Design system, start of the top module:
module system (clk, rst, ROM_IF_Q, ROM_W_Q, RAM_Q, ROM_IF_A, ROM_W_A,
  ROM_IF_OE, ROM_W_OE, RAM_A, RAM_WE, RAM_OE, RAM_D, done);
Size: roughly 340 flip-flops, roughly 130 I/O pins, roughly 0.12 mm² of cells after synthesis.
Settings: LEC_CHECK=0, CAP_MARGIN=20, CELL_PAD_IN_SITES_GLOBAL_PLACEMENT=1, CORE_MARGIN=9, CORE_UTILIZATION=40, GPL_ROUTABILITY_DRIVEN=1, GPL_TIMING_DRIVEN=0, PLACE_DENSITY_LB_ADDON=0.11, SLEW_MARGIN=40, TNS_END_PERCENT=35; clock period 17.0 ns.
run.sh (not shown) runs the stock make flow with config.mk's settings and CLKGATE_MAP_FILE=.
The baseline completed and failed the layout checks on negative setup slack.
==> next run, changes <==
==> flow/config.mk (replaced) <==
export PLATFORM = sky130hd
export DESIGN_NAME = system
export DESIGN_NICKNAME = system
export VERILOG_FILES = /design/flow/design.v
export SDC_FILE = /design/flow/constraint.sdc
export NUM_CORES = 4
export LEC_CHECK = 0
export CAP_MARGIN = 20
export CORE_MARGIN = 2
export CORE_UTILIZATION = 68
export PLACE_DENSITY = 0.36
export SLEW_MARGIN = 20
==> flow/constraint.sdc (replaced) <==
create_clock -name core_clock -period 7.72 [get_ports {clk}]
set_input_delay 1.5440 -clock core_clock [delete_from_list [all_inputs] [get_ports {clk}]]
set_output_delay 1.5440 -clock core_clock [all_outputs]
set_load 0.01 [all_outputs]
The changed run completed, yet does not pass: negative setup slack.
Cell area increases by 6.5%.
Global-route usage increases by 18 points.
Core utilization increases by 36 points.
Total power increases by 140%.
Wire length decreases by 3.9%.
Synthesized cell count stays the same.
Setup slack is worse by 8.0 ns.
Hold slack is better by 0.023 ns.
Critical path depth increases by 4.
Clock power increases to 2.6 times its value.
==> next run, changes <==
--- a/flow/config.mk
+++ b/flow/config.mk
@@ -6,7 +6,7 @@
 export NUM_CORES = 4
 export LEC_CHECK = 0
+export ABC_AREA = 1
 export CAP_MARGIN = 20
 export CORE_MARGIN = 2
-export CORE_UTILIZATION = 68
-export PLACE_DENSITY = 0.36
+export CORE_UTILIZATION = 69
 export SLEW_MARGIN = 20
Result: With this change the flow stopped in 5_1_grt. Area after synthesis increases by 2.0%. Die size came out higher by 0.50%. Synthesized cell count rose by 16%.

Starting RTL as in the previous note.
// system
module system (clk, rst, ROM_IF_Q, ROM_W_Q, RAM_Q, ROM_IF_A, ROM_W_A,
  ROM_IF_OE, ROM_W_OE, RAM_A, RAM_WE, RAM_OE, RAM_D, done);
Settings: LEC_CHECK=0, ABC_AREA=1, CAP_MARGIN=20, CELL_PAD_IN_SITES_DETAIL_PLACEMENT=0, CORE_MARGIN=2, CORE_UTILIZATION=71, CTS_CLUSTER_DIAMETER=107, CTS_CLUSTER_SIZE=15, MAX_ROUTING_LAYER=met4, MIN_ROUTING_LAYER=met1, SETUP_SLACK_MARGIN=-1.01, SLEW_MARGIN=20, TNS_END_PERCENT=85; clock period 11.9 ns.
The starting point aborted during global routing, error GRT-0232.
Edit:
Settings changed: CELL_PAD_IN_SITES_DETAIL_PLACEMENT 0 to default, CORE_UTILIZATION 71 to 72, CTS_CLUSTER_DIAMETER 107 to default, CTS_CLUSTER_SIZE 15 to default, MAX_ROUTING_LAYER met4 to default, MIN_ROUTING_LAYER met1 to default, SETUP_SLACK_MARGIN -1.01 to default, TNS_END_PERCENT 85 to default.
Clock period 11.9 ns to 13.9 ns, I/O delays scaled along.
What happened: Now the flow completed, yet does not pass: setup timing. Die size goes down by 1.4%. Synthesized area is unchanged. Synthesized cell count stays the same.
Edit:
Settings changed: ABC_AREA 1 to default, CORE_UTILIZATION 72 to 29.
Clock period 13.9 ns to 33.4 ns, I/O delays scaled along.
This time the run passed the timing, DRC and antenna checks.
Final cell count fell by 1.9%.
Die area grows by 140%.
Non-clock buffer count drops by 1599.
Worst setup slack improves by 12 ns.
Sequential cell count does not change.
Sequential share of layout area went up by 0.52 points.
Power drops by 56%.
Synthesized area decreases by 1.9%.

Starting RTL as in the previous note.
==> flow/config.mk <==
export PLATFORM = sky130hd
export DESIGN_NAME = system
export DESIGN_NICKNAME = system
export VERILOG_FILES = /design/flow/design.v
export SDC_FILE = /design/flow/constraint.sdc
export NUM_CORES = 4
export LEC_CHECK = 0
export CAP_MARGIN = 20
export CORE_MARGIN = 2
export CORE_UTILIZATION = 72
export CTS_CLUSTER_DIAMETER = 101
export CTS_CLUSTER_SIZE = 13
export PLACE_DENSITY_LB_ADDON = 0.18
export SETUP_SLACK_MARGIN = 4.52
export SLEW_MARGIN = 20
==> flow/constraint.sdc <==
create_clock -name core_clock -period 15.2 [get_ports {clk}]
set_input_delay 3.0400 -clock core_clock [delete_from_list [all_inputs] [get_ports {clk}]]
set_output_delay 3.0400 -clock core_clock [all_outputs]
set_load 0.01 [all_outputs]
The first run finished with negative setup slack left.
Next try:
Settings changed: ABC_AREA from default to 1, CORE_UTILIZATION 72 to 68, CTS_CLUSTER_DIAMETER 101 to default, CTS_CLUSTER_SIZE 13 to default, PLACE_DENSITY_LB_ADDON 0.18 to default, SETUP_SLACK_MARGIN 4.52 to default.
Clock period 15.2 ns to 7.72 ns, I/O delays scaled along.
Result: Now the flow stopped in global routing (5_1_grt). Die area goes up by about 8%. Synthesized cell count is higher by 16%. Synthesized area went up by 2.0%.
Next try:
Settings changed: ABC_AREA 1 to default, CORE_UTILIZATION 68 to 65, CTS_CLUSTER_SIZE from default to 40, MAX_ROUTING_LAYER from default to met4, SETUP_SLACK_MARGIN from default to 2.8.
Clock period 7.72 ns to 20.4 ns, I/O delays scaled along.
After rerunning: With this change the flow went through all stages and came out clean. Die area rises by 2.6%. Synthesized cell count falls by 14%. Area after synthesis falls by 1.9%.
Next try:
Settings changed: CORE_UTILIZATION 65 to 24, CTS_CLUSTER_SIZE 40 to default, MAX_ROUTING_LAYER met4 to default, SETUP_SLACK_MARGIN 2.8 to default.
Clock period 20.4 ns to 21.4 ns, I/O delays scaled along.
=>
- The changed run completed without violations
- routed wire length rises by 2.0%
- final area is about the same
- utilization goes down by 45 points
Next try:
Settings changed: CORE_UTILIZATION 24 to 40.
- worst hold slack is worse by 0.018 ns
- die area shrinks by 40%
- global-route usage rose by 9.0 points
- total power drops by 1.6%
- count of clock-buffer cells in the layout drops by 4
- final cell count fell by 14%
- worst setup slack got worse by 0.12 ns
- synthesized cell count stays the same
Next try:
Clock period 21.4 ns to 22.0 ns, I/O delays scaled along.
Effect: Sequential share of layout area stays flat; worst hold slack hardly moves; clock skew grows by 0.019 ns.

## run 1
Starting RTL as in the previous note.
Settings: LEC_CHECK=0, CAP_MARGIN=25, CORE_MARGIN=2, CORE_UTILIZATION=27, CTS_CLUSTER_SIZE=97, MIN_ROUTING_LAYER=met2, PLACE_DENSITY_LB_ADDON=0.1, SETUP_SLACK_MARGIN=4.39, SLEW_MARGIN=20; clock period 27.4 ns.
Run 1 ended with every stage complete and zero timing, DRC or antenna violations.
[inputs] run 2 vs run 1
Settings: CTS_CLUSTER_SIZE: 97 -> unset; CAP_MARGIN: 25 -> 20; MIN_ROUTING_LAYER: met2 -> unset; SETUP_SLACK_MARGIN: 4.39 -> unset; PLACE_DENSITY_LB_ADDON: 0.1 -> unset; CTS_CLUSTER_DIAMETER: unset -> 59; CORE_UTILIZATION: 27 -> 72; the clock period (ns, I/O delays scaled along): 27.4 -> 13.9.
[summary]
The final layout from run 1, which completed every stage, passed the timing, DRC and antenna checks at the end of the flow. No crash in run 2: every stage finished, but the layout fails its final checks due to setup timing. Compared to run 1, run 2 shows a narrower setup margin. Per the comparison of run 2 with run 1, share of power burned in registers dropped 3.2 points; proportion of power drawn by the clock network now sits higher; worst hold slack saw an increase; final area now larger. Run 2: tally of filler cells in the layout lower than run 1.
diff inputs: run 2 => run 3
Settings: changing CORE_UTILIZATION from 72 to 40; removing CTS_CLUSTER_DIAMETER (formerly 59); setting MAX_ROUTING_LAYER to met4 for the first time; changing the clock period (ns, I/O delays scaled along) from 13.9 to 12.0.
[summary]
No crash in run 3: every stage finished, but the layout fails its final checks due to setup timing.
Taking run 2 as the reference point, the static leakage of run 3 rises by 1.9 nW.
Clock network latency to the later pin of the worst-skew pair essentially unchanged between run 2 and run 3.
Total power divided by cell area: run 3 and run 2 compared, higher one is run 3
The core utilization number comes out lower for run 3 vs run 2.
Taking run 2 as the reference point, the total negative slack for setup checks of run 3 falls by 8.70 ns.
Proportion of cell area occupied by multi-input gates (higher): run 2
Post-cts resize count: higher on run 3
As far as synthesized cell count goes, run 2 and run 3 are indistinguishable; the numbers are identical.
Looking at highest routing layer actually used, the met4 result is from run 3; the met5 one comes from run 2.
The following lists how run 4 was set up differently from run 3:
Settings: changing CORE_MARGIN from 2 to 7; setting CELL_PAD_IN_SITES_GLOBAL_PLACEMENT to 3 for the first time; setting TNS_END_PERCENT to 30 for the first time; setting CORE_ASPECT_RATIO to 0.51 for the first time; setting CTS_CLUSTER_SIZE to 30 for the first time; setting CELL_PAD_IN_SITES_DETAIL_PLACEMENT to 1 for the first time; setting MIN_ROUTING_LAYER to met1 for the first time; changing CORE_UTILIZATION from 40 to 53.
Results
Post-synth area from yosys stat: run 3 vs run 4 identical. Reported for run 4 and run 3, gate count of the mapped netlist turned out identical to the last digit. From run 3 to run 4 the numbers moved as follows: post-synth design cell area essentially unchanged; die span in x went up; number of register bits inferred by synthesis shows no meaningful change; standard cell core area dropped 0.075 sq mm. Taking run 3 as the reference, in run 4 die extent in y shrank by about 36%; number of rows in the core area moved down; pre-placement core utilization moved up. The die used by run 4 is smaller than the one used by run 3. Run 4 terminated abnormally: global placement without I/O (3_1_place_gp_skip_io) reported GPL-0301. The simple-gate area share of the yosys netlist of run 3 and that of run 4 are within noise of each other.

## job 5265
system again, from the RTL that the note above started with.
Settings: LEC_CHECK=0, ABC_AREA=1, CAP_MARGIN=20, CELL_PAD_IN_SITES_DETAIL_PLACEMENT=0, CELL_PAD_IN_SITES_GLOBAL_PLACEMENT=2, CORE_ASPECT_RATIO=0.5, CORE_MARGIN=5, CORE_UTILIZATION=28, CTS_CLUSTER_DIAMETER=67, CTS_CLUSTER_SIZE=91, GPL_ROUTABILITY_DRIVEN=0, HOLD_SLACK_MARGIN=0.11, MAX_ROUTING_LAYER=met5, MIN_ROUTING_LAYER=met1, SLEW_MARGIN=20, TNS_END_PERCENT=85; clock period 27.7 ns.
Job 5265: full flow OK, the timing, DRC and antenna checks passed
Edits applied to the flow inputs when going from job 5265 to job 7364:
Settings: a deleted CELL_PAD_IN_SITES_DETAIL_PLACEMENT that had been 0; a change of CORE_MARGIN from 5 to 2; a deleted CORE_ASPECT_RATIO that had been 0.5; a change of CORE_UTILIZATION from 28 to 67; a deleted CTS_CLUSTER_SIZE that had been 91; a deleted CTS_CLUSTER_DIAMETER that had been 67; a deleted TNS_END_PERCENT that had been 85; a deleted MAX_ROUTING_LAYER that had been met5; a deleted ABC_AREA that had been 1; a deleted CELL_PAD_IN_SITES_GLOBAL_PLACEMENT that had been 2; a deleted MIN_ROUTING_LAYER that had been met1; a deleted GPL_ROUTABILITY_DRIVEN that had been 0; a deleted HOLD_SLACK_MARGIN that had been 0.11; a change of the clock period (ns, I/O delays scaled along) from 27.7 to 17.9.
- Of job 5265 and job 7364, just one finished clean: job 5265.
- Job 7364 finished every stage; the final checks, however, were not passed, the failures being setup timing.
- Changes observed in job 7364 relative to job 5265: core occupancy in the finished layout increased 46 points; area occupied by multi-input gates increased about 6%; power after layout increased 0.00095 W; static power due to leakage decreased about 5.5%; number of logic gates decreased 4.9%.
- Summary of job 7364 over job 5265: non-clock buffer count rose by 1081; post-layout instance area has increased.
> inputs changed (job 7364 -> job 5034)
Settings: ABC_AREA now 0, previously not set; SETUP_SLACK_MARGIN now 3.7, previously not set; PLACE_DENSITY now 0.35, previously not set; CORE_UTILIZATION now 72, was 67; the clock period (ns, I/O delays scaled along) now 13.9, was 17.9.
Findings:
- Although it ran to completion, job 5034 produced a layout that fails the final checks because of setup timing.
- Any difference in clock share of power between job 5034 and job 7364 is small enough to ignore.
- Launching element of the worst setup path = conv2.feature[2][4]: job 7364; launching element of the worst setup path = conv2.weight[2][7]: job 5034
- Per the comparison of job 5034 with job 7364, non-filler instance count after layout moved up, fraction of met1 tracks used by global routing increased by 4.1 points relative to the old numbers, critical path depth has increased.
- Pre-CTS worst setup slack in job 5034 is 2.73 ns below job 7364.
- Area of all placed cells without fillers grows slightly when moving from job 7364 to job 5034.
- Diff job 7364 -> job 5034: horizontal die dimension went down 3.5%, aggregate routed wire length went up about 9%, worst vdd rail ir drop went up by 24%.
### job 5034 -> job 3014
Settings: CTS_CLUSTER_DIAMETER newly set to 59; ABC_AREA removed (was 0); PLACE_DENSITY_LB_ADDON newly set to 0.05; TNS_END_PERCENT newly set to 5; PLACE_DENSITY removed (was 0.35); SETUP_SLACK_MARGIN changed from 3.7 to 4.12.
[summary]
- No crash in job 3014: every stage finished, but the layout fails its final checks due to setup timing.
- The termination of the worst setup path comes out RAM_D[0] in one run and RAM_D[4] in the other, namely in job 5034 and job 3014 respectively.
- Job 5034 → job 3014: final critical path time including I/O delays and setup rose 0.21 ns; global-route wire length before repair picked up an extra 8.1%; final core area utilization went up; final setup TNS decreased 1.69 ns.
- Job 3014: critical path depth 5.1% below job 5034
Setup changes, job 3014 to job 5887
Settings: PLACE_DENSITY_LB_ADDON: 0.05 -> 0.01; CTS_CLUSTER_DIAMETER: 59 -> 181; SETUP_SLACK_MARGIN: 4.12 -> unset; the clock period (ns, I/O delays scaled along): 13.9 -> 13.5.
Results
- Job 5887 had finished all stages when the layout checks came back failing, citing setup timing.
- When the final numbers for job 3014 and job 5887 were put side by side, the CTS H-tree depth turned out to be smaller in job 5887.
- Reported combinational group power: job 5887 vs job 3014 down about 3%
- Against job 3014 as the reference, job 5887 delivers a lower routed length on met2.
- Job 5887 vs job 3014, combinational gate area went down by about 0.9%.
- Job 5887 vs. job 3014: global placer's final weighted congestion went down; total negative setup slack fell by 1.20 ns; slew at the pin closest to its max-slew limit now sits lower; routed wire length fell by 9.2%.
### job 5887 -> job 5702
Settings: an added ABC_AREA of 1; an added SETUP_SLACK_MARGIN of 3.05; a deleted TNS_END_PERCENT that had been 5; a deleted CTS_CLUSTER_DIAMETER that had been 181; a change of PLACE_DENSITY_LB_ADDON from 0.01 to 0.18; a change of the clock period (ns, I/O delays scaled along) from 13.5 to 12.5.
==> results <==
Job 5702 | ERROR | global routing
Taking job 5887 as the reference point, the die area of job 5702 rises by 2.0%.
XOR/XNOR share of the synthesized area is lower on job 5702

system again, from the RTL that the note above started with.
Settings: LEC_CHECK=0, CAP_MARGIN=20, CELL_PAD_IN_SITES_DETAIL_PLACEMENT=0, CORE_MARGIN=7, CORE_UTILIZATION=71, CTS_CLUSTER_DIAMETER=107, CTS_CLUSTER_SIZE=82, MAX_ROUTING_LAYER=met4, MIN_ROUTING_LAYER=met1, SETUP_SLACK_MARGIN=3.35, SLEW_MARGIN=20, TNS_END_PERCENT=85; clock period 21.8 ns.
The starting point completed with no timing, DRC or antenna violations.
Change:
Settings changed: CELL_PAD_IN_SITES_DETAIL_PLACEMENT 0 to unset, CELL_PAD_IN_SITES_GLOBAL_PLACEMENT set to 2, CORE_ASPECT_RATIO set to 1.85, CORE_UTILIZATION 71 to 40, CTS_CLUSTER_DIAMETER 107 to unset, CTS_CLUSTER_SIZE 82 to unset, MIN_ROUTING_LAYER met1 to unset, SETUP_SLACK_MARGIN 3.35 to unset, TNS_END_PERCENT 85 to unset.
Clock period 21.8 ns to 12.0 ns, I/O delays scaled along.
Effect: Now the flow reached the layout checks and failed them: setup timing; power goes up by 120%; via count goes up by 3.8%; setup slack degrades by 7300 ps; area after synthesis does not change; combinational power goes up by about 130%; hold slack degrades by 13 ps.
Power figures rest on the tool's default switching activity, not on a simulated workload.
